--- flow/config.mk ---
export PLATFORM = sky130hd
export DESIGN_NAME = tlb
export DESIGN_NICKNAME = tlb
export VERILOG_FILES = /design/flow/design.v
export SDC_FILE = /design/flow/constraint.sdc
export NUM_CORES = 4
export LEC_CHECK = 0
export ABC_AREA = 1
export CAP_MARGIN = 10
export CORE_ASPECT_RATIO = 1.53
export CORE_MARGIN = 2
export CORE_UTILIZATION = 64
export CTS_CLUSTER_DIAMETER = 312
export CTS_CLUSTER_SIZE = 96
export PLACE_DENSITY = 0.35
export SETUP_SLACK_MARGIN = 0.3
export SLEW_MARGIN = 20
--- flow/constraint.sdc ---
create_clock -name core_clock -period 5.49 [get_ports {clk}]
set_input_delay 1.0980 -clock core_clock [delete_from_list [all_inputs] [get_ports {clk}]]
set_output_delay 1.0980 -clock core_clock [all_outputs]
set_load 0.01 [all_outputs]
--- flow/design.v ---
module tlb
(
    input  wire                      clk,
    input  wire [               18:0] s0_vppn    ,
    input  wire                       s0_va_bit12,
    input  wire [                9:0] s0_asid    ,
    output wire                       s0_found   ,
    output wire [$clog2(16)-1:0] s0_index   ,  
    output wire [               19:0] s0_ppn     ,
    output wire [                5:0] s0_ps      ,
    output wire [                1:0] s0_plv     ,
    output wire [                1:0] s0_mat     ,
    output wire                       s0_d       ,
    output wire                       s0_v       ,
    input  wire [               18:0] s1_vppn    ,
    input  wire                       s1_va_bit12,
    input  wire [                9:0] s1_asid    ,
    output wire                       s1_found   ,
    output wire [$clog2(16)-1:0] s1_index   ,
    output wire [               19:0] s1_ppn     ,
    output wire [                5:0] s1_ps      ,
    output wire [                1:0] s1_plv     ,
    output wire [                1:0] s1_mat     ,
    output wire                       s1_d       ,
    output wire                       s1_v       ,
    input  wire                      invtlb_valid,
    input  wire [               4:0] invtlb_op   ,
    input  wire                       we     ,
    input  wire [$clog2(16)-1:0] w_index,
    input  wire                       w_e    ,
    input  wire [               18:0] w_vppn ,
    input  wire [                5:0] w_ps   ,
    input  wire [                9:0] w_asid ,
    input  wire                       w_g    ,
    input  wire [               19:0] w_ppn0 ,
    input  wire [                1:0] w_plv0 ,
    input  wire [                1:0] w_mat0 ,
    input  wire                       w_d0   ,
    input  wire                       w_v0   ,
    input  wire [               19:0] w_ppn1 ,
    input  wire [                1:0] w_plv1 ,
    input  wire [                1:0] w_mat1 ,
    input  wire                       w_d1   ,
    input  wire                       w_v1   ,
    input  wire [$clog2(16)-1:0] r_index,
    output wire                       r_e    ,
    output wire [               18:0] r_vppn ,
    output wire [                5:0] r_ps   ,
    output wire [                9:0] r_asid ,
    output wire                       r_g    ,
    output wire [               19:0] r_ppn0 ,
    output wire [                1:0] r_plv0 ,
    output wire [                1:0] r_mat0 ,
    output wire                       r_d0   ,
    output wire                       r_v0   ,
    output wire [               19:0] r_ppn1 ,
    output wire [                1:0] r_plv1 ,
    output wire [                1:0] r_mat1 ,
    output wire                       r_d1   ,
    output wire                       r_v1
);
reg  [16-1:0] tlb_e                     ;
reg  [16-1:0] tlb_ps2MB                 ;  
reg  [        5:0] tlb_ps       [16-1:0];
reg  [       18:0] tlb_vppn     [16-1:0];
reg  [        9:0] tlb_asid     [16-1:0];
reg                tlb_g        [16-1:0];
reg  [       19:0] tlb_ppn0     [16-1:0];
reg  [        1:0] tlb_plv0     [16-1:0];
reg  [        1:0] tlb_mat0     [16-1:0];
reg                tlb_d0       [16-1:0];
reg                tlb_v0       [16-1:0];
reg  [       19:0] tlb_ppn1     [16-1:0];
reg  [        1:0] tlb_plv1     [16-1:0];
reg  [        1:0] tlb_mat1     [16-1:0];
reg                tlb_d1       [16-1:0];
reg                tlb_v1       [16-1:0];
wire [       15:0] match0                    ;
wire [       15:0] match1                    ;
assign match0[ 0] = (s0_vppn[18:9]==tlb_vppn[ 0][18:9])
                 && (tlb_ps2MB[ 0] || s0_vppn[8:0]==tlb_vppn[ 0][8:0])
                 && ((s0_asid==tlb_asid[ 0]) || tlb_g[ 0])
                 && tlb_e[0];
assign match0[ 1] = (s0_vppn[18:9]==tlb_vppn[ 1][18:9])
                 && (tlb_ps2MB[ 1] || s0_vppn[8:0]==tlb_vppn[ 1][8:0])
                 && ((s0_asid==tlb_asid[ 1]) || tlb_g[ 1])
                 && tlb_e[1];
assign match0[ 2] = (s0_vppn[18:9]==tlb_vppn[ 2][18:9])
                 && (tlb_ps2MB[ 2] || s0_vppn[8:0]==tlb_vppn[ 2][8:0])
                 && ((s0_asid==tlb_asid[ 2]) || tlb_g[ 2])
                 && tlb_e[2];
assign match0[ 3] = (s0_vppn[18:9]==tlb_vppn[ 3][18:9])
                 && (tlb_ps2MB[ 3] || s0_vppn[8:0]==tlb_vppn[ 3][8:0])
                 && ((s0_asid==tlb_asid[ 3]) || tlb_g[ 3])
                 && tlb_e[3];
assign match0[ 4] = (s0_vppn[18:9]==tlb_vppn[ 4][18:9])
                 && (tlb_ps2MB[ 4] || s0_vppn[8:0]==tlb_vppn[ 4][8:0])
                 && ((s0_asid==tlb_asid[ 4]) || tlb_g[ 4])
                 && tlb_e[4];
assign match0[ 5] = (s0_vppn[18:9]==tlb_vppn[ 5][18:9])
                 && (tlb_ps2MB[ 5] || s0_vppn[8:0]==tlb_vppn[ 5][8:0])
                 && ((s0_asid==tlb_asid[ 5]) || tlb_g[ 5])
                 && tlb_e[5];
assign match0[ 6] = (s0_vppn[18:9]==tlb_vppn[ 6][18:9])
                 && (tlb_ps2MB[ 6] || s0_vppn[8:0]==tlb_vppn[ 6][8:0])
                 && ((s0_asid==tlb_asid[ 6]) || tlb_g[ 6])
                 && tlb_e[6];
assign match0[ 7] = (s0_vppn[18:9]==tlb_vppn[ 7][18:9])
                 && (tlb_ps2MB[ 7] || s0_vppn[8:0]==tlb_vppn[ 7][8:0])
                 && ((s0_asid==tlb_asid[ 7]) || tlb_g[ 7])
                 && tlb_e[7];
assign match0[ 8] = (s0_vppn[18:9]==tlb_vppn[ 8][18:9])
                 && (tlb_ps2MB[ 8] || s0_vppn[8:0]==tlb_vppn[ 8][8:0])
                 && ((s0_asid==tlb_asid[ 8]) || tlb_g[ 8])
                 && tlb_e[8];
assign match0[ 9] = (s0_vppn[18:9]==tlb_vppn[ 9][18:9])
                 && (tlb_ps2MB[ 9] || s0_vppn[8:0]==tlb_vppn[ 9][8:0])
                 && ((s0_asid==tlb_asid[ 9]) || tlb_g[ 9])
                 && tlb_e[9];
assign match0[10] = (s0_vppn[18:9]==tlb_vppn[10][18:9])
                 && (tlb_ps2MB[10] || s0_vppn[8:0]==tlb_vppn[10][8:0])
                 && ((s0_asid==tlb_asid[10]) || tlb_g[10])
                 && tlb_e[10];
assign match0[11] = (s0_vppn[18:9]==tlb_vppn[11][18:9])
                 && (tlb_ps2MB[11] || s0_vppn[8:0]==tlb_vppn[11][8:0])
                 && ((s0_asid==tlb_asid[11]) || tlb_g[11])
                 && tlb_e[11];
assign match0[12] = (s0_vppn[18:9]==tlb_vppn[12][18:9])
                 && (tlb_ps2MB[12] || s0_vppn[8:0]==tlb_vppn[12][8:0])
                 && ((s0_asid==tlb_asid[12]) || tlb_g[12])
                 && tlb_e[12];
assign match0[13] = (s0_vppn[18:9]==tlb_vppn[13][18:9])
                 && (tlb_ps2MB[13] || s0_vppn[8:0]==tlb_vppn[13][8:0])
                 && ((s0_asid==tlb_asid[13]) || tlb_g[13])
                 && tlb_e[13];
assign match0[14] = (s0_vppn[18:9]==tlb_vppn[14][18:9])
                 && (tlb_ps2MB[14] || s0_vppn[8:0]==tlb_vppn[14][8:0])
                 && ((s0_asid==tlb_asid[14]) || tlb_g[14])
                 && tlb_e[14];
assign match0[15] = (s0_vppn[18:9]==tlb_vppn[15][18:9])
                 && (tlb_ps2MB[15] || s0_vppn[8:0]==tlb_vppn[15][8:0])
                 && ((s0_asid==tlb_asid[15]) || tlb_g[15])
                 && tlb_e[15];
assign match1[ 0] = (s1_vppn[18:9]==tlb_vppn[ 0][18:9])
                 && (tlb_ps2MB[ 0] || s1_vppn[8:0]==tlb_vppn[ 0][8:0])
                 && ((s1_asid==tlb_asid[ 0]) || tlb_g[ 0])
                 && tlb_e[0];
assign match1[ 1] = (s1_vppn[18:9]==tlb_vppn[ 1][18:9])
                 && (tlb_ps2MB[ 1] || s1_vppn[8:0]==tlb_vppn[ 1][8:0])
                 && ((s1_asid==tlb_asid[ 1]) || tlb_g[ 1])
                 && tlb_e[1];
assign match1[ 2] = (s1_vppn[18:9]==tlb_vppn[ 2][18:9])
                 && (tlb_ps2MB[ 2] || s1_vppn[8:0]==tlb_vppn[ 2][8:0])
                 && ((s1_asid==tlb_asid[ 2]) || tlb_g[ 2])
                 && tlb_e[2];
assign match1[ 3] = (s1_vppn[18:9]==tlb_vppn[ 3][18:9])
                 && (tlb_ps2MB[ 3] || s1_vppn[8:0]==tlb_vppn[ 3][8:0])
                 && ((s1_asid==tlb_asid[ 3]) || tlb_g[ 3])
                 && tlb_e[3];
assign match1[ 4] = (s1_vppn[18:9]==tlb_vppn[ 4][18:9])
                 && (tlb_ps2MB[ 4] || s1_vppn[8:0]==tlb_vppn[ 4][8:0])
                 && ((s1_asid==tlb_asid[ 4]) || tlb_g[ 4])
                 && tlb_e[4];
assign match1[ 5] = (s1_vppn[18:9]==tlb_vppn[ 5][18:9])
                 && (tlb_ps2MB[ 5] || s1_vppn[8:0]==tlb_vppn[ 5][8:0])
                 && ((s1_asid==tlb_asid[ 5]) || tlb_g[ 5])
                 && tlb_e[5];
assign match1[ 6] = (s1_vppn[18:9]==tlb_vppn[ 6][18:9])
                 && (tlb_ps2MB[ 6] || s1_vppn[8:0]==tlb_vppn[ 6][8:0])
                 && ((s1_asid==tlb_asid[ 6]) || tlb_g[ 6])
                 && tlb_e[6];
assign match1[ 7] = (s1_vppn[18:9]==tlb_vppn[ 7][18:9])
                 && (tlb_ps2MB[ 7] || s1_vppn[8:0]==tlb_vppn[ 7][8:0])
                 && ((s1_asid==tlb_asid[ 7]) || tlb_g[ 7])
                 && tlb_e[7];
assign match1[ 8] = (s1_vppn[18:9]==tlb_vppn[ 8][18:9])
                 && (tlb_ps2MB[ 8] || s1_vppn[8:0]==tlb_vppn[ 8][8:0])
                 && ((s1_asid==tlb_asid[ 8]) || tlb_g[ 8])
                 && tlb_e[8];
assign match1[ 9] = (s1_vppn[18:9]==tlb_vppn[ 9][18:9])
                 && (tlb_ps2MB[ 9] || s1_vppn[8:0]==tlb_vppn[ 9][8:0])
                 && ((s1_asid==tlb_asid[ 9]) || tlb_g[ 9])
                 && tlb_e[9];
assign match1[10] = (s1_vppn[18:9]==tlb_vppn[10][18:9])
                 && (tlb_ps2MB[10] || s1_vppn[8:0]==tlb_vppn[10][8:0])
                 && ((s1_asid==tlb_asid[10]) || tlb_g[10])
                 && tlb_e[10];
assign match1[11] = (s1_vppn[18:9]==tlb_vppn[11][18:9])
                 && (tlb_ps2MB[11] || s1_vppn[8:0]==tlb_vppn[11][8:0])
                 && ((s1_asid==tlb_asid[11]) || tlb_g[11])
                 && tlb_e[11];
assign match1[12] = (s1_vppn[18:9]==tlb_vppn[12][18:9])
                 && (tlb_ps2MB[12] || s1_vppn[8:0]==tlb_vppn[12][8:0])
                 && ((s1_asid==tlb_asid[12]) || tlb_g[12])
                 && tlb_e[12];
assign match1[13] = (s1_vppn[18:9]==tlb_vppn[13][18:9])
                 && (tlb_ps2MB[13] || s1_vppn[8:0]==tlb_vppn[13][8:0])
                 && ((s1_asid==tlb_asid[13]) || tlb_g[13])
                 && tlb_e[13];
assign match1[14] = (s1_vppn[18:9]==tlb_vppn[14][18:9])
                 && (tlb_ps2MB[14] || s1_vppn[8:0]==tlb_vppn[14][8:0])
                 && ((s1_asid==tlb_asid[14]) || tlb_g[14])
                 && tlb_e[14];
assign match1[15] = (s1_vppn[18:9]==tlb_vppn[15][18:9])
                 && (tlb_ps2MB[15] || s1_vppn[8:0]==tlb_vppn[15][8:0])
                 && ((s1_asid==tlb_asid[15]) || tlb_g[15])
                 && tlb_e[15];
assign s0_found     = match0[ 0] | match0[ 1] | match0[ 2] | match0[ 3]
                    | match0[ 4] | match0[ 5] | match0[ 6] | match0[ 7]
                    | match0[ 8] | match0[ 9] | match0[10] | match0[11]
                    | match0[12] | match0[13] | match0[14] | match0[15];
assign s0_index     = s0_found ? (match0[ 0] ? 4'h0 : (match0[ 1] ? 4'h1 : (
                                  match0[ 2] ? 4'h2 : (match0[ 3] ? 4'h3 : (
                                  match0[ 4] ? 4'h4 : (match0[ 5] ? 4'h5 : (
                                  match0[ 6] ? 4'h6 : (match0[ 7] ? 4'h7 : (
                                  match0[ 8] ? 4'h8 : (match0[ 9] ? 4'h9 : (
                                  match0[10] ? 4'ha : (match0[11] ? 4'hb : (
                                  match0[12] ? 4'hc : (match0[13] ? 4'hd : (
                                  match0[14] ? 4'he : (match0[15] ? 4'hf : 4'hx
                                  )))))))))))))))) : 4'hx;
wire even_or_odd0 = tlb_ps2MB[s0_index] ? s0_vppn[8] : s0_va_bit12;
assign s0_ppn		= s0_found ? (even_or_odd0 ? tlb_ppn1[s0_index] : tlb_ppn0[s0_index])
 :
								 20'hxxx;
assign s0_ps        =   tlb_ps[s0_index]  ;
assign s0_plv       =   even_or_odd0 ? tlb_plv1[s0_index] : tlb_plv0[s0_index];
assign s0_mat       =   even_or_odd0 ? tlb_mat1[s0_index] : tlb_mat0[s0_index];
assign s0_d         =   even_or_odd0 ? tlb_d1[s0_index] : tlb_d0[s0_index];
assign s0_v         =   even_or_odd0 ? tlb_v1[s0_index] : tlb_v0[s0_index];
assign s1_found     = match1[ 0] | match1[ 1] | match1[ 2] | match1[ 3]
                    | match1[ 4] | match1[ 5] | match1[ 6] | match1[ 7]
                    | match1[ 8] | match1[ 9] | match1[10] | match1[11]
                    | match1[12] | match1[13] | match1[14] | match1[15];
assign s1_index     = s1_found ? (match1[ 0] ? 4'h0 : (match1[ 1] ? 4'h1 : (
                                  match1[ 2] ? 4'h2 : (match1[ 3] ? 4'h3 : (
                                  match1[ 4] ? 4'h4 : (match1[ 5] ? 4'h5 : (
                                  match1[ 6] ? 4'h6 : (match1[ 7] ? 4'h7 : (
                                  match1[ 8] ? 4'h8 : (match1[ 9] ? 4'h9 : (
                                  match1[10] ? 4'ha : (match1[11] ? 4'hb : (
                                  match1[12] ? 4'hc : (match1[13] ? 4'hd : (
                                  match1[14] ? 4'he : (match1[15] ? 4'hf : 4'hx
                                  )))))))))))))))) : 4'hx;
wire even_or_odd1 = tlb_ps2MB[s1_index] ? s1_vppn[8] : s1_va_bit12;
assign s1_ppn		= s1_found ? (even_or_odd1 ? tlb_ppn1[s1_index] : tlb_ppn0[s1_index])
 :
								 20'hxxx;
assign s1_ps        =   tlb_ps[s1_index]  ;
assign s1_plv       =   even_or_odd1 ? tlb_plv1[s1_index] : tlb_plv0[s1_index];
assign s1_mat       =   even_or_odd1 ? tlb_mat1[s1_index] : tlb_mat0[s1_index];
assign s1_d         =   even_or_odd1 ? tlb_d1[s1_index] : tlb_d0[s1_index];
assign s1_v         =   even_or_odd1 ? tlb_v1[s1_index] : tlb_v0[s1_index];
integer i;
always @(posedge clk) begin
    if(invtlb_valid) begin
        if(invtlb_op == 5'b00000||invtlb_op == 5'b00001) begin
            for(i = 0; i < 16; i = i+1) begin
                tlb_e[i] <= 1'b0;
            end
        end
        else if(invtlb_op == 5'b00010) begin
            for(i = 0; i < 16; i = i+1) begin
                if(tlb_g[i] == 1'b1) begin
                    tlb_e[i] <= 1'b0;
                end
            end
        end
        else if(invtlb_op == 5'b00011) begin
            for(i = 0; i < 16; i = i+1) begin
                if(tlb_g[i]==1'b0) begin
                    tlb_e[i] <= 1'b0;
                end
            end
        end
        else if(invtlb_op == 5'b00100) begin
            for(i = 0; i < 16; i = i+1) begin
                if(tlb_g[i]==1'b0 && tlb_asid[i]==s1_asid) begin
                    tlb_e[i] <= 1'b0;
                end
            end
        end
        else if(invtlb_op == 5'b00101) begin
            for(i = 0; i < 16; i = i+1) begin
                if(tlb_g[i]==1'b0 && tlb_asid[i]==s1_asid && tlb_vppn[i][18:9]==s1_vppn[18:9] && (tlb_ps2MB[i] || s1_vppn[8:0] == tlb_vppn[i][8:0])) begin
                    tlb_e[i] <= 1'b0;
                end
            end
        end
        else if(invtlb_op == 5'b00110) begin
            for(i = 0; i < 16; i = i+1) begin
                if((tlb_g[i]==1'b1 || tlb_asid[i]==s1_asid) && tlb_vppn[i][18:9]==s1_vppn[18:9] && (tlb_ps2MB[i] || s1_vppn[8:0] == tlb_vppn[i][8:0])) begin
                    tlb_e[i] <= 1'b0;
                end
            end
        end
    end
    if(we) begin
        tlb_e[w_index]       <= w_e                    ;
        tlb_ps[w_index]      <= w_ps                   ;
        tlb_ps2MB[w_index]   <= (w_ps == 6'h15) ? 1 : 0; 
        tlb_vppn[w_index]    <= w_vppn                 ;
        tlb_asid[w_index]    <= w_asid                 ;
        tlb_g[w_index]       <= w_g                    ;
        tlb_ppn0[w_index]    <= w_ppn0                 ;
        tlb_plv0[w_index]    <= w_plv0                 ;
        tlb_mat0[w_index]    <= w_mat0                 ;
        tlb_d0[w_index]      <= w_d0                   ;
        tlb_v0[w_index]      <= w_v0                   ;
        tlb_ppn1[w_index]    <= w_ppn1                 ;
        tlb_plv1[w_index]    <= w_plv1                 ;
        tlb_mat1[w_index]    <= w_mat1                 ;
        tlb_d1[w_index]      <= w_d1                   ;
        tlb_v1[w_index]      <= w_v1                   ;
    end
end
assign r_e      = tlb_e[r_index]   ;
assign r_vppn   = tlb_vppn[r_index];
assign r_ps     = tlb_ps[r_index]  ;
assign r_asid   = tlb_asid[r_index];
assign r_g      = tlb_g[r_index]   ;
assign r_ppn0   = tlb_ppn0[r_index];
assign r_plv0   = tlb_plv0[r_index];
assign r_mat0   = tlb_mat0[r_index];
assign r_d0     = tlb_d0[r_index]  ;
assign r_v0     = tlb_v0[r_index]  ;
assign r_ppn1   = tlb_ppn1[r_index];
assign r_plv1   = tlb_plv1[r_index];
assign r_mat1   = tlb_mat1[r_index];
assign r_d1     = tlb_d1[r_index]  ;
assign r_v1     = tlb_v1[r_index]  ;
endmodule
--- flow/run.sh ---
#!/bin/bash
# the make line also repeats each setting of config.mk as NAME=value (left out here)
make -C /OpenROAD-flow-scripts/flow DESIGN_CONFIG=/design/flow/config.mk WORK_HOME=/design/flow/orfs CLKGATE_MAP_FILE= finish
==> flow_summary_export.csv, run 1 <==
group,metric,value,unit
floorplan,fp_util,64.5,%
synthesis,ys_area,0.0917,mm2
synthesis,postSynth.asyncResetShare,0,%
clocking,clkSinkCount,1440,
synthesis,simple_gate_share,22.8,%
synthesis,top_area_share,46.6,%
synthesis,synth_top_cell_by_count,"nand2_1",
clocking,numCtsBuffers,18,
floorplan,die_h,472,um
placed_design,placedCellCount,13888,
clocking,cts_root_buffer,"clkbuf_16",
floorplan,dieArea,0.146,mm2
synthesis,mappedNetlistArea,0.0917,mm2
floorplan,rows,171,
synthesis,synth-xor-area-share,3.49,%
clocking,postCtsHoldBufs,0,
synthesis,synth_flop_count,1440,
synthesis,ys_warn_count,1,
synthesis,logic_family,"simple AND/OR/NAND/NOR gates",
synthesis,yosysSeqAreaShare,47.0,%
synthesis,ys_cells,11328,
synthesis,edf_count,1424,
clocking,cts_buffer_depth,3,
synthesis,compound_area_share,17.1,%
synthesis,synth.area.top_cells,"edfxtp_1 47%, nand2_1 9.0%, nand3_1 7.7%",
synthesis,ys_types,70,
clocking,htreeDepth,1,
placed_design,dp_slack,-1.92,ns
synthesis,syn_inst,11328,
global_routing,grtUsageTotal,78.2,%
status,run.stop_error,"[ERROR GRT-0232] Routing congestion too high. Check the congestion heatmap in the GUI.",
placed_design,hpwl,280,mm
placed_design,portBuffers,327,
synthesis,adder_share,0.0546,%
floorplan,core,0.142,mm2
synthesis,mux_area_share,0,%
status,lastStage,"5_1_grt",
synthesis,yosys_most_used_dff,"edfxtp_1",
synthesis,synthesis.nets,11497,
global_routing,grt_overflow,42,
floorplan,io_pins,328,
floorplan,die_width,310,um
synthesis,syn_area_per_cell,8.09,um2
synthesis,common_cells,"2207 x nand2_1, 1424 x edfxtp_1, 1415 x nand3_1",
status,status,"did not finish",
placed_design,gp_congestion,1.13,
synthesis,yosysTopAreaCell,"edfxtp_1",
[repair_timing]
action / in CTS
setup buffers: 163
gates cloned: 68
gates resized: 1104
pin swaps: 257
setup endpoints to repair: 74
[layer usage]
| metal | track usage, % | overflow |
|---|---|---|
| met5 | 41.3 | 1 |
| met2 | 90.6 | 10 |
| met3 | 65.9 | 13 |
| met1 | 79.0 | 0 |
| met4 | 76.8 | 18 |
[through the flow]
stage	utilization, %	cell area, um2
CTS	78.7	112000
detailed placement	73.9	105000
global placement	73.9	105000
floorplan	-	91700
==> run 2: changes to the inputs <==
- ABC_AREA: 1 -> unset
- CAP_MARGIN: 10 -> 20
- CORE_ASPECT_RATIO: 1.53 -> unset
- CORE_UTILIZATION: 64 -> 62
- CTS_CLUSTER_DIAMETER: 312 -> unset
- CTS_CLUSTER_SIZE: 96 -> 57
- PLACE_DENSITY: 0.35 -> unset
- PLACE_DENSITY_LB_ADDON: unset -> 0.0
- SETUP_SLACK_MARGIN: 0.3 -> 1.54
- TNS_END_PERCENT: unset -> 5
==> flow_summary_export.csv, run 2 <==
group,metric,value,unit
status,status,"failed layout checks",
status,so_faults,"negative setup slack",
synthesis,synth.area.top_cells,"edfxtp_1 50%, mux4_2 12%, mux2i_1 11%",
final_timing,min_period,6.80,ns
clocking,cts_buffer_depth,3,
global_routing,grt_overflow,0,
synthesis,simple_gate_share,7.25,%
synthesis,logic_family,"multiplexers",
synthesis,ys_cells,6385,
floorplan,core,0.136,mm2
setup_path,cp_common_cell,"buf_12",
clocking,htreeDepth,4,
synthesis,yosys_most_used_dff,"edfxtp_1",
setup_path,crit_arrival,5.70,ns
setup_path,critical_path_class,"input port to output pin",
setup_path,cp_top_family,"buffers and inverters",
synthesis,edf_count,1424,
route,drt-wirelength-per-cell,34.7,um
clocking,postCtsHoldBufs,0,
setup_path,r2r_end,"tlb_e[14]",
setup_path,r2r_setup_slack,2.70,ns
final_timing,drv_slew,0,
clocking,numCtsBuffers,156,
synthesis,mux_area_share,24.0,%
global_routing,grt_max_degree,89,
hold_path,holdPathEnd,"tlb_e[2]",
power,seq_power,12.5,mW
floorplan,io_pins,328,
synthesis,ys_types,78,
power,p_comb,3.38,mW
job,warnings,33,
synthesis,top_area_share,50.2,%
synthesis,synth_flop_count,1440,
synthesis,synthesis.nets,6554,
route,vias_per_cell,7.19,
final_timing,skew,0.0157,ns
placed_design,gp_congestion,1.08,
power,power.internal,19.9,mW
floorplan,die_width,374,um
power,ir_drop,332,uV
synthesis,synth_top_cell_by_count,"edfxtp_1",
setup_path,cp-end-kind,"output pin",
power,power_frac_clock,40.2,%
floorplan,fp_util,62.7,%
setup_path,r2r_start,"tlb_vppn[14][0]",
synthesis,common_cells,"1424 x edfxtp_1, 923 x mux2i_1, 590 x xor2_1",
hold_path,min_path_cells,2,
setup_path,critPathBufInv,12,
synthesis,ys_warn_count,1,
placed_design,hpwl,225,mm
power,maxPowerGroup,"registers",
power,fin_total_pwr,26.6,mW
global_routing,grt_pass1_vias,68018,
setup_path,startpoint_type,"input port",
placed_design,portBuffers,327,
synthesis,adder_share,0.0588,%
synthesis,syn_area_per_cell,13.3,um2
synthesis,ys_area,0.0851,mm2
power,power_density,240,mW/mm2
final_timing,max_freq,0.147,GHz
final_timing,worstMarginPinSlew,1.11,ns
floorplan,die_h,374,um
finish,areaGrowthSynthToFinish,30.3,%
clocking,clock.latency.late_pin,0.82,ns
setup_path,crit_start,"s1_asid[8]",
setup_path,critPathMaxFanout,6,
power,power.leakage,43.3,nW
setup_path,cp.depth,25,
route,wl,339,mm
synthesis,yosysTopAreaCell,"edfxtp_1",
setup_path,crit_end,"s1_ppn[18]",
finish,num-nets-final,8014,
power,switchingPower,6.70,mW
finish,n_fill_cell,7348,
setup_path,critical_path_required,4.39,ns
synthesis,mappedNetlistArea,0.0851,mm2
final_timing,setup_ws,-1.31,ns
route,drc,0,
global_routing,antenna_found_initial,32,
global_routing,grtUsageMet3,17.2,%
power,swShare,25.2,%
final_timing,finalHoldViolCount,0,
route,via_count,70167,
power,p_seq_share,47.1,%
global_routing,gr-max-usage-layer,"met2",
synthesis,syn_inst,6385,
global_routing,grt_pass1_wl,474,mm
hold_path,min_from,"tlb_e[2]",
synthesis,yosysSeqAreaShare,50.6,%
synthesis,synth-xor-area-share,9.57,%
setup_path,critPathSlowestCell,"or4_4",
global_routing,grtUsageTotal,47.0,%
floorplan,rows,135,
clocking,cts_tree,"done",
job,maxCapViolations,0,
setup_path,max_stage_delay,0.53,ns
power,combPwrFrac,12.7,%
final_timing,slew_headroom,26.0,%
final_timing,rsz0062_at_grt,"true",
setup_path,ff2ff_path_depth,10,
route,firstDrtPassIters,8,
synthesis,compound_area_share,5.70,%
final_timing,min_period_over_period,124,%
global_routing,grt_util_met1,62.1,%
hold_path,hold_path.class,"register to register",
final_timing,whs,0.607,ns
clocking,cts_root_buffer,"clkbuf_16",
power,p_clk,10.7,mW
global_routing,grt_use_met2,68.9,%
clocking,clk_pin_slew,0.07,ns
final_timing,setup-violations-final,67,
clocking,clkSinkCount,1440,
floorplan,dieArea,0.140,mm2
route,initialDrtViolationCount,12167,
synthesis,postSynth.asyncResetShare,0,%
route,ant_nets,0,
[run 2: per-layer routing]
| metal | vias to the layer above | part of all wire [%] |
|---|---|---|
| met2 | 6582 | 43 |
| met1 | 34369 | 34 |
| met4 | 32 | 6.3 |
| met5 | - | 0.058 |
| met3 | 1438 | 16 |
| li1 | 27746 | - |
[run 2: stage by stage]
step / setup WS [ns] / instance area [um2] / TNS, ns / std cells / util (%)
final: -1.31 / 111000 / -71.86 / 9760 / 81.7
after global routing: -1.47 / 111000 / -80.52 / 9755 / 81.6
after CTS: -1.44 / 109000 / -76.52 / 9652 / 80.0
after detailed placement: -2.68 / 101000 / -142.12 / 9288 / 74.1
after global placement: -2.41 / 101000 / -135.61 / 9288 / 74.1
after floorplan: -0.358 / 85200 / -19.09 / 6385 / -
[run 2: final cells by class]
class / count / area (um2) / share of cell area (%)
sequential: 1440 / 43100 / 38.8
multi-input combinational: 4428 / 42300 / 38.2
timing repair buffer: 1794 / 18000 / 16.2
clock buffer: 185 / 4060 / 3.66
tap: 1781 / 2230 / 2.01
clock inverter: 94 / 1040 / 0.934
inverter: 25 / 114 / 0.103
antenna: 13 / 32.5 / 0.0293
[run 2: repair_timing]
| item | 4_1_cts | 5_1_grt |
|---|---|---|
| endpoints found under the setup margin | 163 | 163 |
| cloned | 14 | 3 |
| pin swaps | 107 | 124 |
| resized | 860 | 631 |
| setup buffers | 71 | 90 |
| hold endpoints to repair | 0 | 0 |
==> run 3: changes to the inputs <==
- CORE_UTILIZATION: 62 -> 63
- CTS_CLUSTER_SIZE: 57 -> 60
- MAX_ROUTING_LAYER: unset -> met4
- PLACE_DENSITY_LB_ADDON: 0.0 -> 0.06
- SETUP_SLACK_MARGIN: 1.54 -> 1.55
- TNS_END_PERCENT: 5 -> unset
==> flow_summary_export.csv, run 3 <==
group,metric,value,unit
status,status,"failed layout checks",
status,so_faults,"negative setup slack",
power,ir_drop,368,uV
setup_path,crit_arrival,5.75,ns
synthesis,ys_area,0.0851,mm2
final_timing,min_period,6.85,ns
floorplan,die_h,372,um
power,seq_power,12.6,mW
synthesis,synth_flop_count,1440,
power,fin_total_pwr,27.2,mW
floorplan,fp_util,63.6,%
global_routing,grt_pass1_vias,71122,
hold_path,min_path_cells,2,
final_timing,min_period_over_period,125,%
clocking,clock.latency.late_pin,0.82,ns
synthesis,synth-xor-area-share,9.57,%
placed_design,portBuffers,327,
power,combPwrFrac,13.9,%
synthesis,simple_gate_share,7.25,%
synthesis,synthesis.nets,6554,
setup_path,cp.depth,22,
setup_path,startpoint_type,"input port",
route,drt-wirelength-per-cell,37.3,um
final_timing,whs,0.527,ns
synthesis,ys_cells,6385,
job,warnings,34,
route,ant_nets,0,
finish,areaGrowthSynthToFinish,35.6,%
synthesis,ys_warn_count,1,
route,drc,0,
global_routing,antenna_found_initial,31,
clocking,postCtsHoldBufs,0,
final_timing,drv_slew,0,
power,power.internal,20.3,mW
setup_path,critPathSlowestCell,"a2111oi_0",
setup_path,cp_common_cell,"buf_4",
synthesis,common_cells,"1424 x edfxtp_1, 923 x mux2i_1, 590 x xor2_1",
hold_path,holdPathEnd,"tlb_e[6]",
setup_path,max_stage_delay,0.50,ns
finish,num-nets-final,8294,
setup_path,r2r_setup_slack,2.64,ns
global_routing,grt_pass1_wl,491,mm
setup_path,cp_top_family,"buffers and inverters",
synthesis,syn_inst,6385,
floorplan,die_width,372,um
clocking,clkSinkCount,1440,
power,swShare,25.5,%
floorplan,dieArea,0.138,mm2
synthesis,adder_share,0.0588,%
clocking,cts_tree,"done",
finish,fin_cells,10052,
placed_design,hpwl,224,mm
final_timing,fin_setup_tns,-68.17,ns
power,power_density,236,mW/mm2
final_timing,finalHoldViolCount,0,
final_timing,skew,0.0389,ns
synthesis,synth_top_cell_by_count,"edfxtp_1",
placed_design,dp_slack,-2.40,ns
synthesis,logic_family,"multiplexers",
synthesis,mappedNetlistArea,0.0851,mm2
synthesis,ys_types,78,
setup_path,r2r_start,"tlb_vppn[15][5]",
power,p_clk,10.8,mW
setup_path,r2r_end,"tlb_e[15]",
global_routing,grt_overflow,0,
final_timing,setup-violations-final,65,
placed_design,gp_congestion,1.07,
clocking,clk_pin_slew,0.06,ns
clocking,cts_buffer_depth,3,
power,p_comb,3.78,mW
power,power_frac_clock,39.9,%
setup_path,cp-end-kind,"output pin",
setup_path,crit_start,"s1_asid[8]",
synthesis,postSynth.asyncResetShare,0,%
global_routing,grtUsageTotal,51.4,%
synthesis,synth.area.top_cells,"edfxtp_1 50%, mux4_2 12%, mux2i_1 11%",
synthesis,yosys_most_used_dff,"edfxtp_1",
route,vias_per_cell,7.51,
final_timing,setup_ws,-1.36,ns
power,power.leakage,45.1,nW
route,initialDrtViolationCount,14610,
placed_design,placedCellCount,9346,
power,p_seq_share,46.2,%
synthesis,edf_count,1424,
route,wl,374,mm
final_timing,worstMarginPinSlew,1.19,ns
hold_path,hold_path.class,"register to register",
power,switchingPower,6.93,mW
setup_path,ff2ff_path_depth,13,
route,via_count,75489,
synthesis,mux_area_share,24.0,%
setup_path,crit_end,"s1_ppn[10]",
finish,final_cell_area,0.115,mm2
clocking,cts_root_buffer,"clkbuf_16",
setup_path,critPathMaxFanout,14,
finish,n_fill_cell,6057,
placed_design,placed_cell_area,0.101,mm2
clocking,htreeDepth,4,
synthesis,compound_area_share,5.70,%
job,maxCapViolations,0,
setup_path,critPathBufInv,10,
setup_path,critical_path_required,4.39,ns
final_timing,max_freq,0.146,GHz
clocking,numCtsBuffers,153,
floorplan,io_pins,328,
setup_path,critical_path_class,"input port to output pin",
synthesis,top_area_share,50.2,%
global_routing,grt_max_degree,89,
final_timing,rsz0062_at_grt,"true",
route,firstDrtPassIters,10,
floorplan,rows,134,
power,maxPowerGroup,"registers",
synthesis,yosysTopAreaCell,"edfxtp_1",
finish,final_util,86.3,%
final_timing,slew_headroom,20.5,%
floorplan,core,0.134,mm2
setup_path,path_cells,"buf_2 > buf_12 > buf_4 > xor2_1 > nor4_1 > a41oi_1 > buf_4 > nor4b_4 > buf_4 > nor3_2 > o41a_1 > buf_4 > a41oi_4 > buf_12 > buf_6 > buf_8 > nand2_1 > and3_1 > a2111oi_0 > nor3_1 > mux2i_4 > buf_6",
hold_path,min_from,"tlb_e[6]",
synthesis,syn_area_per_cell,13.3,um2
synthesis,yosysSeqAreaShare,50.6,%
[run 3: layer usage]
metal | wire [um] | track usage [%] | vias to the layer above
met5 | 0 | - | -
met4 | 34600 | 31.3 | 0
met3 | 65400 | 18.1 | 2634
met2 | 158000 | 73.3 | 8576
met1 | 117000 | 63.0 | 35939
li1 | - | - | 28340
[run 3: final cells by class]
type                       count  area, um2  area share, %
antenna                       36       90.1         0.0780
clock buffer                 189       4050           3.51
clock inverter                89       1040          0.904
inverter                      25        121          0.105
multi-input combinational   4428      43900           38.0
sequential                  1440      43100           37.3
tap                         1768       2210           1.92
timing repair buffer        2077      20900           18.1
[run 3: timing repair]
action	4_1_cts	5_1_grt
buffers inserted	178	157
gates cloned	22	35
gates resized	963	594
setup endpoints to repair	163	163
pin swaps	190	140
==> run 4: changes to the inputs <==
- CORE_UTILIZATION: 63 -> 72
- CTS_CLUSTER_SIZE: 60 -> unset
- MAX_ROUTING_LAYER: met4 -> unset
- PLACE_DENSITY: unset -> 0.89
- PLACE_DENSITY_LB_ADDON: 0.06 -> unset
- SETUP_SLACK_MARGIN: 1.55 -> unset
- clock period: 5.49 -> 6.7 ns (I/O delays scaled with it)
==> flow_summary_export.csv, run 4 <==
group,metric,value,unit
floorplan,die_h,348,um
clocking,htreeDepth,4,
global_routing,grtUsageTotal,83.3,%
floorplan,die_width,348,um
floorplan,dieArea,0.121,mm2
synthesis,top_area_share,50.2,%
synthesis,edf_count,1424,
clocking,clkSinkCount,1440,
clocking,postCtsHoldBufs,0,
floorplan,rows,126,
status,status,"did not finish",
placed_design,hpwl,222,mm
synthesis,adder_share,0.0588,%
synthesis,syn_inst,6385,
clocking,cts_buffer_depth,3,
synthesis,yosysSeqAreaShare,50.6,%
synthesis,synthesis.nets,6554,
status,run.stop_error,"[ERROR GRT-0232] Routing congestion too high. Check the congestion heatmap in the GUI.",
synthesis,yosysTopAreaCell,"edfxtp_1",
synthesis,postSynth.asyncResetShare,0,%
synthesis,synth-xor-area-share,9.57,%
synthesis,ys_warn_count,1,
placed_design,gp_congestion,1.06,
synthesis,logic_family,"multiplexers",
global_routing,grt_overflow,417,
clocking,numCtsBuffers,150,
synthesis,common_cells,"1424 x edfxtp_1, 923 x mux2i_1, 590 x xor2_1",
floorplan,core,0.118,mm2
synthesis,compound_area_share,5.70,%
placed_design,portBuffers,327,
synthesis,simple_gate_share,7.25,%
floorplan,fp_util,72.4,%
synthesis,ys_area,0.0851,mm2
clocking,cts_root_buffer,"clkbuf_16",
synthesis,ys_types,78,
synthesis,ys_cells,6385,
synthesis,mux_area_share,24.0,%
floorplan,io_pins,328,
placed_design,placedCellCount,8712,
synthesis,yosys_most_used_dff,"edfxtp_1",
synthesis,syn_area_per_cell,13.3,um2
placed_design,placed_cell_area,0.0976,mm2
status,lastStage,"5_1_grt",
synthesis,mappedNetlistArea,0.0851,mm2
synthesis,synth.area.top_cells,"edfxtp_1 50%, mux4_2 12%, mux2i_1 11%",
synthesis,synth_flop_count,1440,
synthesis,synth_top_cell_by_count,"edfxtp_1",
## run 4: per-layer routing
| metal | global-route usage, % | overflow |
|---|---|---|
| met1 | 85.1 | 24 |
| met2 | 94.9 | 193 |
| met3 | 71.4 | 16 |
| met4 | 80.5 | 182 |
| met5 | 52.7 | 2 |
## run 4: stage by stage
stage | total power, mW | setup WS [ns]
global placement | 12.8 | -1.60
CTS | 21.3 | -0.281
detailed placement | 12.8 | -1.67
floorplan | 11.6 | 0.228
## run 4: timing repair
item | 4_1_cts
endpoints found under the setup margin | 71
gates resized | 1262
gates cloned | 27
setup buffers | 222
pin swaps | 222
==> run 5: changes to the inputs <==
- ABC_AREA: unset -> 1
- CAP_MARGIN: 20 -> 35
- CELL_PAD_IN_SITES_DETAIL_PLACEMENT: unset -> 2
- CELL_PAD_IN_SITES_GLOBAL_PLACEMENT: unset -> 1
- CORE_ASPECT_RATIO: unset -> 1.18
- CORE_MARGIN: 2 -> 6
- CORE_UTILIZATION: 72 -> 37
- CTS_CLUSTER_DIAMETER: unset -> 100
- CTS_CLUSTER_SIZE: unset -> 77
- GPL_ROUTABILITY_DRIVEN: unset -> 1
- HOLD_SLACK_MARGIN: unset -> -0.01
- MIN_ROUTING_LAYER: unset -> met2
- PLACE_DENSITY: 0.89 -> unset
- SETUP_SLACK_MARGIN: unset -> 0.79
- SLEW_MARGIN: 20 -> 30
- TNS_END_PERCENT: unset -> 90
- clock period: 6.7 -> 6.36 ns (I/O delays scaled with it)
==> flow_summary_export.csv, run 5 <==
group,metric,value,unit
synthesis,logic_family,"simple AND/OR/NAND/NOR gates",
synthesis,synth_flop_count,1440,
floorplan,core,0.246,mm2
synthesis,ys_types,70,
synthesis,synthesis.nets,11497,
floorplan,die_width,470,um
synthesis,ys_warn_count,1,
status,lastStage,"4_1_cts",
floorplan,dieArea,0.260,mm2
synthesis,compound_area_share,17.1,%
synthesis,synth-xor-area-share,3.49,%
synthesis,common_cells,"2207 x nand2_1, 1424 x edfxtp_1, 1415 x nand3_1",
status,status,"did not finish",
synthesis,synth_top_cell_by_count,"nand2_1",
floorplan,rows,198,
floorplan,fp_util,37.2,%
placed_design,placedCellCount,15357,
floorplan,die_h,553,um
synthesis,mux_area_share,0,%
synthesis,synth.area.top_cells,"edfxtp_1 47%, nand2_1 9.0%, nand3_1 7.7%",
synthesis,mappedNetlistArea,0.0917,mm2
placed_design,dp_slack,-2.33,ns
placed_design,hpwl,411,mm
synthesis,ys_area,0.0917,mm2
synthesis,simple_gate_share,22.8,%
synthesis,postSynth.asyncResetShare,0,%
placed_design,portBuffers,327,
synthesis,edf_count,1424,
status,run.stop_error,"[ERROR DPL-0033] detailed placement checks failed during check placement.",
placed_design,gp_congestion,1.10,
synthesis,syn_inst,11328,
synthesis,syn_area_per_cell,8.09,um2
synthesis,top_area_share,46.6,%
synthesis,ys_cells,11328,
floorplan,io_pins,328,
placed_design,placed_cell_area,0.108,mm2
synthesis,yosysTopAreaCell,"edfxtp_1",
synthesis,adder_share,0.0546,%
synthesis,yosysSeqAreaShare,47.0,%
synthesis,yosys_most_used_dff,"edfxtp_1",
==> run 5: stage by stage <==
stage          utilization [%]  hold WS (ns)
3_3_place_gp              43.7         0.550
2_1_floorplan                -         0.498
3_5_place_dp              43.7         0.584
==> run 6: changes to the inputs <==
- ABC_AREA: 1 -> unset
- CAP_MARGIN: 35 -> 20
- CELL_PAD_IN_SITES_DETAIL_PLACEMENT: 2 -> unset
- CELL_PAD_IN_SITES_GLOBAL_PLACEMENT: 1 -> unset
- CORE_ASPECT_RATIO: 1.18 -> 0.66
- CORE_MARGIN: 6 -> 2
- CORE_UTILIZATION: 37 -> 70
- CTS_CLUSTER_DIAMETER: 100 -> unset
- CTS_CLUSTER_SIZE: 77 -> 41
- GPL_ROUTABILITY_DRIVEN: 1 -> unset
- HOLD_SLACK_MARGIN: -0.01 -> unset
- MIN_ROUTING_LAYER: met2 -> unset
- PLACE_DENSITY_LB_ADDON: unset -> 0.06
- SETUP_SLACK_MARGIN: 0.79 -> 2.63
- SLEW_MARGIN: 30 -> 20
- TNS_END_PERCENT: 90 -> unset
- clock period: 6.36 -> 12.0 ns (I/O delays scaled with it)
==> flow_summary_export.csv, run 6 <==
group,metric,value,unit
final_timing,min_period_over_period,80.6,%
placed_design,gp_congestion,1.09,
global_routing,grt_max_degree,140,
setup_path,cp_common_cell,"buf_16",
route,wl,357,mm
synthesis,ys_area,0.0851,mm2
global_routing,grt_pass1_vias,67591,
setup_path,critical_path_required,9.60,ns
floorplan,io_pins,328,
route,vias_per_cell,8.31,
setup_path,cp.depth,17,
synthesis,mappedNetlistArea,0.0851,mm2
finish,n_fill_cell,5833,
floorplan,rows,103,
final_timing,whs,0.508,ns
power,power_frac_clock,39.5,%
setup_path,path_cells,"buf_2 > xnor2_1 > nand4_1 > nor4_4 > buf_4 > nor2b_2 > o41ai_4 > nand2_4 > clkbuf_16 > buf_16 > buf_16 > mux2_2 > nor2_1 > a211oi_1 > a21oi_1 > a21oi_2 > clkdlybuf4s50_1",
synthesis,synth_top_cell_by_count,"edfxtp_1",
route,firstDrtPassIters,17,
setup_path,critical_path_class,"input port to output pin",
route,ant_nets,0,
synthesis,yosysSeqAreaShare,50.6,%
final_timing,worstMarginPinSlew,1.30,ns
setup_path,r2r_setup_slack,8.44,ns
power,switchingPower,3.00,mW
clocking,htreeDepth,4,
power,p_comb,1.34,mW
clocking,numCtsBuffers,139,
setup_path,crit_end,"s0_ps[4]",
synthesis,synth.area.top_cells,"edfxtp_1 50%, mux4_2 12%, mux2i_1 11%",
clocking,clk_pin_slew,0.06,ns
route,dr_wl_met3,74.9,mm
route,wl_met2,140,mm
floorplan,die_h,287,um
power,p_seq_share,49.1,%
hold_path,holdPathEnd,"tlb_e[6]",
setup_path,r2r_end,"tlb_e[15]",
power,power.leakage,37.0,nW
setup_path,cp-end-kind,"output pin",
power,maxPowerGroup,"registers",
synthesis,adder_share,0.0588,%
status,status,"no timing/DRC/antenna violations",
synthesis,edf_count,1424,
clocking,clock.latency.late_pin,0.84,ns
synthesis,ys_warn_count,1,
synthesis,synth-xor-area-share,9.57,%
power,seq_power,5.77,mW
job,maxCapViolations,0,
route,via_count,71415,
setup_path,crit_start,"s0_vppn[11]",
route,wl_met1,110,mm
route,top_layer,"met5",
global_routing,grt_overflow,0,
synthesis,common_cells,"1424 x edfxtp_1, 923 x mux2i_1, 590 x xor2_1",
floorplan,core,0.120,mm2
clocking,cts_buffer_depth,3,
power,power_density,117,mW/mm2
power,combPwrFrac,11.4,%
placed_design,portBuffers,327,
synthesis,postSynth.asyncResetShare,0,%
synthesis,simple_gate_share,7.25,%
final_timing,setup-violations-final,0,
final_timing,fin_setup_tns,0,ns
synthesis,logic_family,"multiplexers",
final_timing,slew_headroom,13.6,%
floorplan,die_width,433,um
synthesis,synthesis.nets,6554,
synthesis,yosys_most_used_dff,"edfxtp_1",
synthesis,ys_types,78,
synthesis,compound_area_share,5.70,%
synthesis,mux_area_share,24.0,%
floorplan,dieArea,0.124,mm2
route,initialDrtViolationCount,16573,
synthesis,syn_inst,6385,
finish,fin_cells,8590,
setup_path,crit_arrival,7.28,ns
finish,areaGrowthSynthToFinish,17.8,%
route,drt-wirelength-per-cell,41.6,um
synthesis,synth_flop_count,1440,
synthesis,syn_area_per_cell,13.3,um2
finish,num-nets-final,7003,
power,ir_drop,180,uV
final_timing,drv_slew,0,
placed_design,placedCellCount,8134,
synthesis,top_area_share,50.2,%
final_timing,finalHoldViolCount,0,
hold_path,hold_path.class,"register to register",
setup_path,ff2ff_path_depth,10,
synthesis,yosysTopAreaCell,"edfxtp_1",
clocking,postCtsHoldBufs,0,
clocking,clkSinkCount,1440,
final_timing,min_period,9.68,ns
job,warnings,42,
global_routing,grtUsageTotal,54.8,%
setup_path,max_stage_delay,0.68,ns
floorplan,fp_util,70.8,%
setup_path,critPathBufInv,6,
power,swShare,25.5,%
final_timing,skew,0.0372,ns
global_routing,grt_pass1_wl,485,mm
setup_path,r2r_start,"tlb_vppn[15][5]",
setup_path,critPathSlowestCell,"buf_2",
synthesis,ys_cells,6385,
hold_path,min_path_cells,2,
placed_design,hpwl,206,mm
power,p_clk,4.64,mW
final_timing,rsz0062_at_grt,"true",
global_routing,antenna_found_initial,40,
power,power.internal,8.75,mW
clocking,cts_root_buffer,"clkbuf_16",
final_timing,max_freq,0.103,GHz
setup_path,critPathMaxFanout,35,
clocking,cts_tree,"done",
hold_path,min_from,"tlb_e[6]",
route,drc,0,
setup_path,startpoint_type,"input port",
setup_path,cp_top_family,"buffers and inverters",
[run 6: area by class of cell]
| class | instances | area, um2 | area share, % |
|---|---|---|---|
| flip-flops and latches | 1440 | 43100 | 43.0 |
| multi-input cells | 4429 | 41900 | 41.8 |
| repair buffers | 798 | 8440 | 8.42 |
| clock buffers | 171 | 3730 | 3.73 |
| well taps | 1627 | 2040 | 2.03 |
| clock inverters | 78 | 832 | 0.830 |
| inverters | 25 | 125 | 0.125 |
| diodes | 21 | 52.6 | 0.0524 |
| repair inverters | 1 | 8.76 | 0.00874 |
[run 6: metrics by stage]
step,worst slack (ns),utilization [%],power [mW],instance area (um2)
global placement,0.763,75.8,7.00,91000
CTS,2.42,82.2,11.5,98700
detailed placement,0.665,75.8,7.03,91100
finish,2.32,83.4,11.7,100000
floorplan,2.65,-,6.48,85100
global route,2.35,83.4,11.9,100000
[run 6: timing repair]
action                                  4_1_cts  5_1_grt
cloned                                       20       16
resized                                     582      305
setup buffers                               100       49
endpoints found under the setup margin       70       65
pin swaps                                    93       63
[run 6: metal layers]
metal  GRT usage [%]  vias to the layer above
li1                -                    25712
met1            69.6                    33726
met2            73.6                     9190
met3            29.7                     2761
met4            33.1                       26
met5           0.762                        -
==> run 7: changes to the inputs <==
- CELL_PAD_IN_SITES_DETAIL_PLACEMENT: unset -> 2
- CELL_PAD_IN_SITES_GLOBAL_PLACEMENT: unset -> 1
- CORE_ASPECT_RATIO: 0.66 -> unset
- CORE_UTILIZATION: 70 -> 40
- CTS_CLUSTER_SIZE: 41 -> unset
- MAX_ROUTING_LAYER: unset -> met4
- PLACE_DENSITY_LB_ADDON: 0.06 -> unset
- SETUP_SLACK_MARGIN: 2.63 -> 0.3
- TNS_END_PERCENT: unset -> 90
- clock period: 12.0 -> 7.88 ns (I/O delays scaled with it)
==> flow_summary_export.csv, run 7 <==
group,metric,value,unit
clocking,clkSinkCount,1440,
setup_path,critical_path_class,"input port to output pin",
status,status,"failed layout checks",
synthesis,synth_flop_count,1440,
synthesis,yosysSeqAreaShare,50.6,%
power,p_clk,7.85,mW
power,seq_power,8.79,mW
finish,n_fill_cell,19518,
power,power.internal,14.1,mW
power,combPwrFrac,12.9,%
power,switchingPower,5.06,mW
route,drt-wirelength-per-cell,40.5,um
global_routing,grt_overflow,0,
final_timing,whs,0.568,ns
final_timing,max_freq,0.125,GHz
setup_path,max_stage_delay,0.54,ns
setup_path,crit_start,"s1_vppn[3]",
setup_path,r2r_setup_slack,4.49,ns
synthesis,syn_inst,6385,
synthesis,compound_area_share,5.70,%
setup_path,cp-end-kind,"output pin",
clocking,numCtsBuffers,169,
global_routing,antenna_found_initial,43,
setup_path,critPathBufInv,10,
finish,final_util,53.0,%
placed_design,placedCellCount,10051,
power,maxPowerGroup,"registers",
route,wl,433,mm
route,via_count,70145,
synthesis,common_cells,"1424 x edfxtp_1, 923 x mux2i_1, 590 x xor2_1",
placed_design,gp_congestion,0.996,
setup_path,critPathMaxFanout,6,
synthesis,adder_share,0.0588,%
route,initialDrtViolationCount,8273,
route,vias_per_cell,6.55,
final_timing,skew,0.0218,ns
setup_path,critical_path_required,6.30,ns
setup_path,crit_arrival,6.39,ns
clocking,cts_tree,"done",
setup_path,startpoint_type,"input port",
synthesis,ys_types,78,
clocking,htreeDepth,4,
floorplan,io_pins,328,
placed_design,dp_slack,-1.42,ns
setup_path,ff2ff_path_depth,11,
power,power_frac_clock,41.1,%
synthesis,synth.area.top_cells,"edfxtp_1 50%, mux4_2 12%, mux2i_1 11%",
floorplan,core,0.212,mm2
global_routing,grt_pass1_wl,589,mm
hold_path,hold_path.class,"register to register",
placed_design,portBuffers,327,
clocking,clock.latency.late_pin,0.85,ns
final_timing,drv_slew,0,
synthesis,yosysTopAreaCell,"edfxtp_1",
global_routing,grt_max_degree,74,
final_timing,fin_setup_tns,-0.689,ns
synthesis,synthesis.nets,6554,
synthesis,logic_family,"multiplexers",
hold_path,min_from,"tlb_e[6]",
global_routing,grt_pass1_vias,73287,
finish,areaGrowthSynthToFinish,31.9,%
final_timing,finalHoldViolCount,0,
synthesis,yosys_most_used_dff,"edfxtp_1",
power,p_comb,2.47,mW
final_timing,min_period_over_period,101,%
synthesis,syn_area_per_cell,13.3,um2
floorplan,rows,169,
route,drc,0,
setup_path,path_cells,"dlygate4sd2_1 > buf_6 > buf_4 > xnor2_1 > a41oi_2 > buf_4 > or4_4 > a211oi_2 > a311o_2 > nand2_8 > buf_12 > buf_8 > nand2_1 > nand3_1 > nand4_1 > o311a_4 > mux2i_4 > buf_12 > buf_12 > buf_16 > mux2i_4 > buf_2",
floorplan,dieArea,0.216,mm2
final_timing,min_period,7.97,ns
synthesis,postSynth.asyncResetShare,0,%
job,warnings,34,
synthesis,mappedNetlistArea,0.0851,mm2
synthesis,ys_warn_count,1,
setup_path,r2r_end,"tlb_e[2]",
synthesis,ys_cells,6385,
status,so_faults,"negative setup slack",
clocking,cts_root_buffer,"clkbuf_16",
final_timing,setup-violations-final,15,
global_routing,grtUsageTotal,39.6,%
final_timing,worstMarginPinSlew,1.30,ns
final_timing,slew_headroom,13.5,%
setup_path,critPathSlowestCell,"or4_4",
final_timing,setup_ws,-0.0894,ns
power,swShare,26.4,%
placed_design,hpwl,281,mm
job,maxCapViolations,0,
synthesis,ys_area,0.0851,mm2
setup_path,r2r_start,"tlb_vppn[2][15]",
synthesis,synth_top_cell_by_count,"edfxtp_1",
floorplan,die_width,465,um
floorplan,fp_util,40.2,%
power,power.leakage,42.6,nW
clocking,clk_pin_slew,0.06,ns
route,firstDrtPassIters,5,
floorplan,die_h,465,um
synthesis,top_area_share,50.2,%
synthesis,synth-xor-area-share,9.57,%
power,p_seq_share,46.0,%
power,ir_drop,241,uV
final_timing,rsz0062_at_grt,"true",
power,power_density,170,mW/mm2
hold_path,min_path_cells,2,
setup_path,cp_common_cell,"buf_12",
synthesis,simple_gate_share,7.25,%
finish,fin_cells,10701,
setup_path,cp_top_family,"buffers and inverters",
hold_path,holdPathEnd,"tlb_e[6]",
synthesis,mux_area_share,24.0,%
setup_path,crit_end,"s1_ppn[9]",
finish,num-nets-final,7876,
route,ant_nets,0,
clocking,cts_buffer_depth,3,
synthesis,edf_count,1424,
setup_path,cp.depth,22,
run 7: cell type report:
cell class | count | area, um2 | area share [%]
Sequential cell | 1440 | 43100 | 38.4
Tap cell | 2821 | 3530 | 3.14
Clock inverter | 102 | 895 | 0.797
Inverter | 25 | 106 | 0.0947
Clock buffer | 204 | 4390 | 3.91
Timing Repair Buffer | 1643 | 16900 | 15.1
Multi-Input combinational cell | 4428 | 43300 | 38.5
Antenna cell | 38 | 95.1 | 0.0847
run 7: metrics by stage:
step                power, mW  cell area (um2)
floorplan                9.87            85100
global placement         11.0            99500
detailed placement       11.1            99600
CTS                      19.0           110000
global route             19.5           112000
finish                   19.1           112000
run 7: repair_timing:
item,CTS,global route
gates cloned,30,7
resized,895,355
setup endpoints to repair,65,64
hold buffers,0,0
buffers inserted,168,101
pin swaps,138,114
run 7: routing by layer:
metal	up-vias	global-route usage [%]	wire length [um]
li1	27479	-	-
met1	37713	51.4	174000
met2	3987	60.2	200000
met3	966	7.14	36300
met4	0	18.8	23500
met5	-	-	0
==> run 8: changes to the inputs <==
- CELL_PAD_IN_SITES_DETAIL_PLACEMENT: 2 -> unset
- CELL_PAD_IN_SITES_GLOBAL_PLACEMENT: 1 -> unset
- CORE_UTILIZATION: 40 -> 66
- CTS_CLUSTER_DIAMETER: unset -> 381
- CTS_CLUSTER_SIZE: unset -> 14
- MAX_ROUTING_LAYER: met4 -> unset
- SETUP_SLACK_MARGIN: 0.3 -> -0.52
- TNS_END_PERCENT: 90 -> 80
- clock period: 7.88 -> 5.49 ns (I/O delays scaled with it)
==> flow_summary_export.csv, run 8 <==
group,metric,value,unit
setup_path,r2r_start,"tlb_vppn[14][0]",
synthesis,ys_area,0.0851,mm2
clocking,clkSinkCount,1440,
clocking,clk_pin_slew,0.07,ns
setup_path,startpoint_type,"input port",
clocking,clock.latency.late_pin,0.79,ns
clocking,htreeDepth,3,
final_timing,max_freq,0.143,GHz
route,wl,328,mm
synthesis,synth_top_cell_by_count,"edfxtp_1",
global_routing,grtUsageTotal,48.5,%
synthesis,ys_cells,6385,
floorplan,core,0.128,mm2
synthesis,syn_area_per_cell,13.3,um2
setup_path,cp.depth,22,
final_timing,finalHoldViolCount,0,
route,vias_per_cell,7.44,
global_routing,grt_pass1_vias,68177,
final_timing,slew_headroom,27.0,%
finish,n_fill_cell,6697,
hold_path,min_from,"tlb_e[7]",
clocking,cts_root_buffer,"clkbuf_16",
synthesis,postSynth.asyncResetShare,0,%
synthesis,synthesis.nets,6554,
placed_design,portBuffers,327,
setup_path,critPathSlowestCell,"a311o_2",
setup_path,path_cells,"clkdlybuf4s50_1 > buf_6 > buf_6 > xor2_1 > nor4_4 > a41oi_4 > nor4_4 > buf_4 > o211ai_1 > a311o_2 > nand2_8 > inv_8 > buf_4 > buf_12 > mux2i_1 > mux2i_1 > o21ai_0 > a211oi_1 > nor3_1 > mux2i_2 > buf_4 > clkbuf_2",
synthesis,synth.area.top_cells,"edfxtp_1 50%, mux4_2 12%, mux2i_1 11%",
floorplan,die_h,363,um
job,maxCapViolations,0,
global_routing,grt_overflow,0,
hold_path,min_path_cells,2,
route,wl_met2,141,mm
setup_path,cp-end-kind,"output pin",
synthesis,logic_family,"multiplexers",
floorplan,io_pins,328,
power,power_frac_clock,32.5,%
synthesis,top_area_share,50.2,%
route,via_count,69652,
synthesis,compound_area_share,5.70,%
power,power.internal,17.4,mW
route,initialDrtViolationCount,13203,
setup_path,critPathMaxFanout,31,
power,power.leakage,40.9,nW
placed_design,hpwl,217,mm
setup_path,crit_end,"s1_ppn[13]",
route,top_layer,"met5",
floorplan,rows,131,
route,drt-wirelength-per-cell,35.0,um
setup_path,crit_start,"s1_vppn[4]",
clocking,numCtsBuffers,112,
hold_path,holdPathEnd,"tlb_e[7]",
synthesis,synth-xor-area-share,9.57,%
clocking,cts_buffer_depth,3,
setup_path,crit_arrival,5.90,ns
status,so_faults,"negative setup slack",
clocking,cts_tree,"done",
global_routing,antenna_found_initial,24,
power,combPwrFrac,13.9,%
global_routing,grt_max_degree,89,
setup_path,r2r_setup_slack,2.12,ns
power,ir_drop,304,uV
finish,num-nets-final,7843,
final_timing,min_period_over_period,127,%
hold_path,hold_path.class,"register to register",
final_timing,worstMarginPinSlew,1.09,ns
synthesis,common_cells,"1424 x edfxtp_1, 923 x mux2i_1, 590 x xor2_1",
setup_path,ff2ff_path_depth,10,
global_routing,grt_pass1_wl,461,mm
synthesis,syn_inst,6385,
floorplan,dieArea,0.132,mm2
setup_path,critical_path_required,4.39,ns
power,maxPowerGroup,"registers",
synthesis,ys_types,78,
power,p_clk,7.59,mW
floorplan,die_width,363,um
synthesis,adder_share,0.0588,%
synthesis,mux_area_share,24.0,%
route,drc,0,
floorplan,fp_util,66.6,%
route,dr_wl_met3,57.7,mm
final_timing,setup-violations-final,74,
power,fin_total_pwr,23.4,mW
setup_path,max_stage_delay,0.48,ns
setup_path,critical_path_class,"input port to output pin",
finish,final_util,83.1,%
status,status,"failed layout checks",
final_timing,setup_ws,-1.50,ns
power,p_comb,3.23,mW
clocking,postCtsHoldBufs,0,
route,wl_met1,109,mm
setup_path,critPathBufInv,9,
final_timing,skew,0.0559,ns
synthesis,ys_warn_count,1,
final_timing,whs,0.547,ns
power,p_seq_share,53.6,%
route,firstDrtPassIters,7,
synthesis,mappedNetlistArea,0.0851,mm2
power,power_density,220,mW/mm2
synthesis,edf_count,1424,
synthesis,yosysSeqAreaShare,50.6,%
job,warnings,36,
setup_path,cp_top_family,"buffers and inverters",
power,seq_power,12.5,mW
route,ant_nets,0,
final_timing,drv_slew,0,
power,swShare,25.3,%
placed_design,gp_congestion,1.07,
final_timing,rsz0062_at_grt,"true",
synthesis,yosys_most_used_dff,"edfxtp_1",
finish,areaGrowthSynthToFinish,24.7,%
synthesis,yosysTopAreaCell,"edfxtp_1",
synthesis,synth_flop_count,1440,
synthesis,simple_gate_share,7.25,%
setup_path,cp_common_cell,"buf_4",
setup_path,r2r_end,"tlb_e[14]",
power,switchingPower,5.91,mW
final_timing,min_period,6.99,ns
run 8: final cells by class:
cell class,count,area [um2],area share [%]
Clock buffer,118,2830,2.66
Antenna cell,17,42.5,0.0401
Timing Repair Buffer,1668,16200,15.3
Sequential cell,1440,43100,40.6
Tap cell,1662,2080,1.96
Clock inverter,8,155,0.146
Multi-Input combinational cell,4427,41700,39.2
Inverter,25,104,0.0978
run 8: through the flow:
stage / setup slack [ns] / cells / TNS [ns] / area, um2
2_1_floorplan: -0.739 / 6385 / -504.60 / 85100
3_3_place_gp: -2.41 / 9139 / -146.99 / 99900
3_5_place_dp: -2.46 / 9140 / -149.50 / 99900
4_1_cts: -1.57 / 9323 / -88.66 / 105000
5_1_grt: -1.60 / 9356 / -93.42 / 106000
6_report: -1.50 / 9365 / -85.76 / 106000
run 8: repair_timing:
action,CTS,global route
endpoints found under the setup margin,74,74
setup buffers,56,43
pin swaps,46,60
resized,421,234
cloned,13,3
run 8: per-layer routing:
layer	vias up	GRT usage [%]
met3	1409	19.9
met4	20	23.4
met2	7138	70.6
met5	-	0
li1	27327	-
met1	33758	63.3
==> run 9: changes to the inputs <==
- CORE_UTILIZATION: 66 -> 40
- CTS_CLUSTER_DIAMETER: 381 -> unset
- CTS_CLUSTER_SIZE: 14 -> unset
- SETUP_SLACK_MARGIN: -0.52 -> 0.3
- TNS_END_PERCENT: 80 -> unset
- clock period: 5.49 -> 10.9 ns (I/O delays scaled with it)
==> flow_summary_export.csv, run 9 <==
group,metric,value,unit
floorplan,io_pins,328,
power,power_frac_clock,42.2,%
synthesis,synth-xor-area-share,9.57,%
synthesis,synth_top_cell_by_count,"edfxtp_1",
synthesis,yosysSeqAreaShare,50.6,%
setup_path,critPathSlowestCell,"clkdlybuf4s50_1",
clocking,cts_tree,"done",
route,ant_nets,0,
route,initialDrtViolationCount,7890,
hold_path,min_from,"tlb_e[6]",
placed_design,hpwl,220,mm
synthesis,syn_inst,6385,
power,p_seq_share,47.5,%
final_timing,max_freq,0.0934,GHz
setup_path,cp-end-kind,"output pin",
finish,final_cell_area,0.0993,mm2
route,firstDrtPassIters,6,
setup_path,crit_start,"s1_vppn[6]",
route,vias_per_cell,6.33,
status,status,"no timing/DRC/antenna violations",
setup_path,startpoint_type,"input port",
floorplan,dieArea,0.216,mm2
floorplan,rows,169,
final_timing,fin_setup_tns,0,ns
synthesis,synth.area.top_cells,"edfxtp_1 50%, mux4_2 12%, mux2i_1 11%",
clocking,numCtsBuffers,168,
clocking,clk_pin_slew,0.06,ns
global_routing,grtUsageMet3,6.63,%
power,p_clk,5.62,mW
floorplan,fp_util,40.2,%
final_timing,finalHoldViolCount,0,
finish,final_util,46.8,%
clocking,postCtsHoldBufs,0,
global_routing,grt_pass1_vias,61393,
clocking,clkSinkCount,1440,
synthesis,ys_cells,6385,
clocking,cts_root_buffer,"clkbuf_16",
setup_path,critPathMaxFanout,29,
synthesis,synth_flop_count,1440,
global_routing,grt_pass1_wl,464,mm
setup_path,r2r_end,"tlb_e[15]",
setup_path,critPathBufInv,6,
placed_design,placed_cell_area,0.0935,mm2
floorplan,core,0.212,mm2
power,p_comb,1.37,mW
power,power.leakage,36.1,nW
hold_path,holdPathEnd,"tlb_e[6]",
synthesis,ys_area,0.0851,mm2
setup_path,crit_arrival,8.52,ns
global_routing,grtUsageTotal,30.1,%
synthesis,postSynth.asyncResetShare,0,%
clocking,clock.latency.late_pin,0.84,ns
power,switchingPower,3.31,mW
setup_path,critical_path_class,"input port to output pin",
power,power_density,134,mW/mm2
synthesis,ys_types,78,
job,warnings,35,
synthesis,compound_area_share,5.70,%
synthesis,common_cells,"1424 x edfxtp_1, 923 x mux2i_1, 590 x xor2_1",
route,drc,0,
power,ir_drop,165,uV
synthesis,simple_gate_share,7.25,%
placed_design,portBuffers,327,
global_routing,grt_util_met1,40.6,%
synthesis,mappedNetlistArea,0.0851,mm2
power,fin_total_pwr,13.3,mW
job,maxCapViolations,0,
final_timing,min_period,10.70,ns
synthesis,edf_count,1424,
global_routing,gr-max-usage-layer,"met2",
global_routing,grt_max_degree,111,
clocking,cts_buffer_depth,3,
placed_design,placedCellCount,9416,
setup_path,cp_top_family,"buffers and inverters",
power,maxPowerGroup,"registers",
synthesis,top_area_share,50.2,%
setup_path,cp.depth,19,
power,seq_power,6.33,mW
global_routing,grt_overflow,0,
synthesis,yosys_most_used_dff,"edfxtp_1",
route,wl,333,mm
floorplan,die_width,465,um
setup_path,r2r_start,"tlb_vppn[15][3]",
finish,n_fill_cell,18688,
setup_path,r2r_setup_slack,7.77,ns
finish,fin_cells,9743,
synthesis,syn_area_per_cell,13.3,um2
synthesis,yosysTopAreaCell,"edfxtp_1",
setup_path,crit_end,"s1_ppn[9]",
final_timing,min_period_over_period,98.2,%
final_timing,slew_headroom,16.7,%
route,drt-wirelength-per-cell,34.1,um
route,via_count,61712,
global_routing,grt_use_met2,46.1,%
power,power.internal,10.0,mW
final_timing,rsz0062_at_grt,"true",
finish,num-nets-final,6938,
hold_path,min_path_cells,2,
placed_design,gp_congestion,1.00,
setup_path,path_cells,"clkdlybuf4s50_1 > buf_4 > xor2_1 > nor4_1 > a41oi_2 > nor4b_4 > o211ai_1 > a311o_1 > nand2_8 > inv_8 > or3_2 > o2bb2ai_2 > a221oi_1 > o311a_2 > mux2i_4 > buf_12 > buf_12 > mux2i_1 > clkdlybuf4s50_1",
setup_path,ff2ff_path_depth,10,
finish,areaGrowthSynthToFinish,16.6,%
final_timing,setup-violations-final,0,
synthesis,ys_warn_count,1,
synthesis,synthesis.nets,6554,
final_timing,skew,0.0318,ns
setup_path,max_stage_delay,0.65,ns
synthesis,logic_family,"multiplexers",
power,swShare,24.8,%
final_timing,drv_slew,0,
global_routing,antenna_found_initial,38,
synthesis,mux_area_share,24.0,%
floorplan,die_h,465,um
setup_path,critical_path_required,8.72,ns
synthesis,adder_share,0.0588,%
hold_path,hold_path.class,"register to register",
clocking,htreeDepth,4,
final_timing,worstMarginPinSlew,1.23,ns
power,combPwrFrac,10.3,%
## run 9: layout make-up
cell class	count	area, um2	area share [%]
diodes	20	50.0	0.0504
multi-input cells	4427	40100	40.4
clock inverters	99	1100	1.11
repair buffers	707	6930	6.98
flip-flops and latches	1440	43100	43.4
well taps	2821	3530	3.56
clock buffers	204	4340	4.37
inverters	25	101	0.102
## run 9: repair_timing
item                       in CTS  in global routing
gates cloned                    0                  0
pin swaps                       0                  1
buffers inserted                0                  3
setup endpoints to repair      27                 47
gates resized                   9                 30
## run 9: routing by layer
metal  share of wire [%]  up-vias  wire length [um]
li1                    -    25577                 -
met3                 9.7      668             32200
met4                 4.9       18             16300
met2                  45     3508            150000
met5               0.035        -               118
met1                  40    31941            135000
## run 9: stage by stage
stage               setup WS [ns]  hold WS, ns
detailed placement        -0.0423        0.512
CTS                         0.236        0.519
global placement           0.0409        0.513
finish                      0.199        0.531
floorplan                    1.13        0.459
global route                0.196        0.566
Power is estimated from default activity; no workload was simulated.
